Setup of the previous run:
==> flow/design.v <==
`default_nettype none
module cordic
( input  var [15:0] i_qph  
, output var [15:0] o_sin  
);
logic [15:0] i_x;
logic [15:0] i_y;
always_comb i_x = i_qph[15] ? 16'h0000 : 16'hDBD9;
always_comb i_y = i_qph[15] ? 16'hDBD9 : 16'h0000;
logic [22:0] cordic_angle [0:18];
always_comb cordic_angle[ 0] = 23'h25C80A;  
always_comb cordic_angle[ 1] = 23'h13F670;  
always_comb cordic_angle[ 2] = 23'h0A2223;  
always_comb cordic_angle[ 3] = 23'h05161A;  
always_comb cordic_angle[ 4] = 23'h028BAF;  
always_comb cordic_angle[ 5] = 23'h0145EC;  
always_comb cordic_angle[ 6] = 23'h00A2F8;  
always_comb cordic_angle[ 7] = 23'h00517C;  
always_comb cordic_angle[ 8] = 23'h0028BE;  
always_comb cordic_angle[ 9] = 23'h00145F;  
always_comb cordic_angle[10] = 23'h000A2F;  
always_comb cordic_angle[11] = 23'h000517;  
always_comb cordic_angle[12] = 23'h00028B;  
always_comb cordic_angle[13] = 23'h000145;  
always_comb cordic_angle[14] = 23'h0000A2;  
always_comb cordic_angle[15] = 23'h000051;  
always_comb cordic_angle[16] = 23'h000028;  
always_comb cordic_angle[17] = 23'h000014;  
always_comb cordic_angle[18] = 23'h00000A;  
/*verilator lint_off UNOPTFLAT*/
logic [18:0] x [0:19];
logic [18:0] y [0:19];
logic [22:0] p [0:19];
/*verilator lint_on UNOPTFLAT*/
always_comb x[0] = {1'b0, i_x, {2{1'b0}}};
always_comb y[0] = {1'b0, i_y, {2{1'b0}}};
always_comb p[0] = {i_qph, {7{1'b0}}};
/*verilator lint_off ALWCOMBORDER*/
for (genvar i = 0; i < 19; i = i + 1) begin: l_cordic_steps
  always_comb
    if (p[i][22]) begin
      x[i+1] = x[i] + (y[i] >>> (i+1));
      y[i+1] = y[i] - (x[i] >>> (i+1));
      p[i+1] = p[i] + cordic_angle[i];
    end else begin
      x[i+1] = x[i] - (y[i] >>> (i+1));
      y[i+1] = y[i] + (x[i] >>> (i+1));
      p[i+1] = p[i] - cordic_angle[i];
    end
end
/*verilator lint_on ALWCOMBORDER*/
always_comb
  if (i_qph > 16'd65508)   o_sin = 16'hFFFE;
  else if (i_qph < 16'd32) o_sin = i_qph + (i_qph >> 1);
  else                     o_sin = y[19][17:2];
endmodule
`default_nettype none
module saw2sin
( input  var        i_clk
, input  var [15:0] i_saw
, output var [15:0] o_sin
);
logic invert;
always_comb invert = i_saw[15];
logic reverse;
always_comb reverse = i_saw[14];
logic [15:0] qsaw;
always_comb qsaw = reverse
  ? {~i_saw[13:0], 2'b11}  
  : {i_saw[13:0], 2'b01};  
logic [15:0] qsin;
cordic cordic
( .i_qph (qsaw)
, .o_sin (qsin)
);
logic [16:0] sin;
always_ff @(posedge i_clk) sin <= reverse
  ? (invert ? ~{1'b1, qsin[15:0]}           
            : {1'b1, qsin[15:0]} + 17'd1)   
  : (invert ? ~{1'b1, qsin[15:0]} + 17'd2   
            : {1'b1, qsin[15:0]} + 17'd0);  
always_comb o_sin = sin[16:1];
endmodule
export LEC_CHECK = 0
export ABC_AREA = 1
export CAP_MARGIN = 15
export CORE_MARGIN = 2
export CORE_UTILIZATION = 72
export CTS_CLUSTER_DIAMETER = 400
export CTS_CLUSTER_SIZE = 99
export PLACE_DENSITY_LB_ADDON = 0.02
export SLEW_MARGIN = 20
export TNS_END_PERCENT = 10
create_clock -name core_clock -period 38.2 [get_ports {i_clk}]
run.sh (not shown) runs the stock make flow with config.mk's settings and CLKGATE_MAP_FILE=.
The previous run failed in 3_5_place_dp with DPL-0038.
[inputs] the current run vs the previous run
==> flow/config.mk <==
export PLATFORM = sky130hd
export DESIGN_NAME = saw2sin
export DESIGN_NICKNAME = saw2sin
export VERILOG_FILES = /design/flow/design.v
export SDC_FILE = /design/flow/constraint.sdc
export NUM_CORES = 4
export LEC_CHECK = 0
export CAP_MARGIN = 20
export CORE_MARGIN = 2
export CORE_UTILIZATION = 40
export SLEW_MARGIN = 20
==> flow/constraint.sdc <==
create_clock -name core_clock -period 67.6 [get_ports {i_clk}]
set_input_delay 13.5200 -clock core_clock [delete_from_list [all_inputs] [get_ports {i_clk}]]
set_output_delay 13.5200 -clock core_clock [all_outputs]
set_load 0.01 [all_outputs]
Notes after the runs:
The current run closes out successfully: all stages finished, all timing, DRC and antenna checks passed.
Diff the previous run -> the current run: height of the die rose by 84 µm, overall die width rose by about 33%.
Taking the previous run as the reference, in the current run area after synthesis went down by 0.65%, number of cells produced by synthesis went down by 728, simple-gate area share of the yosys netlist went down by 7.4 points.
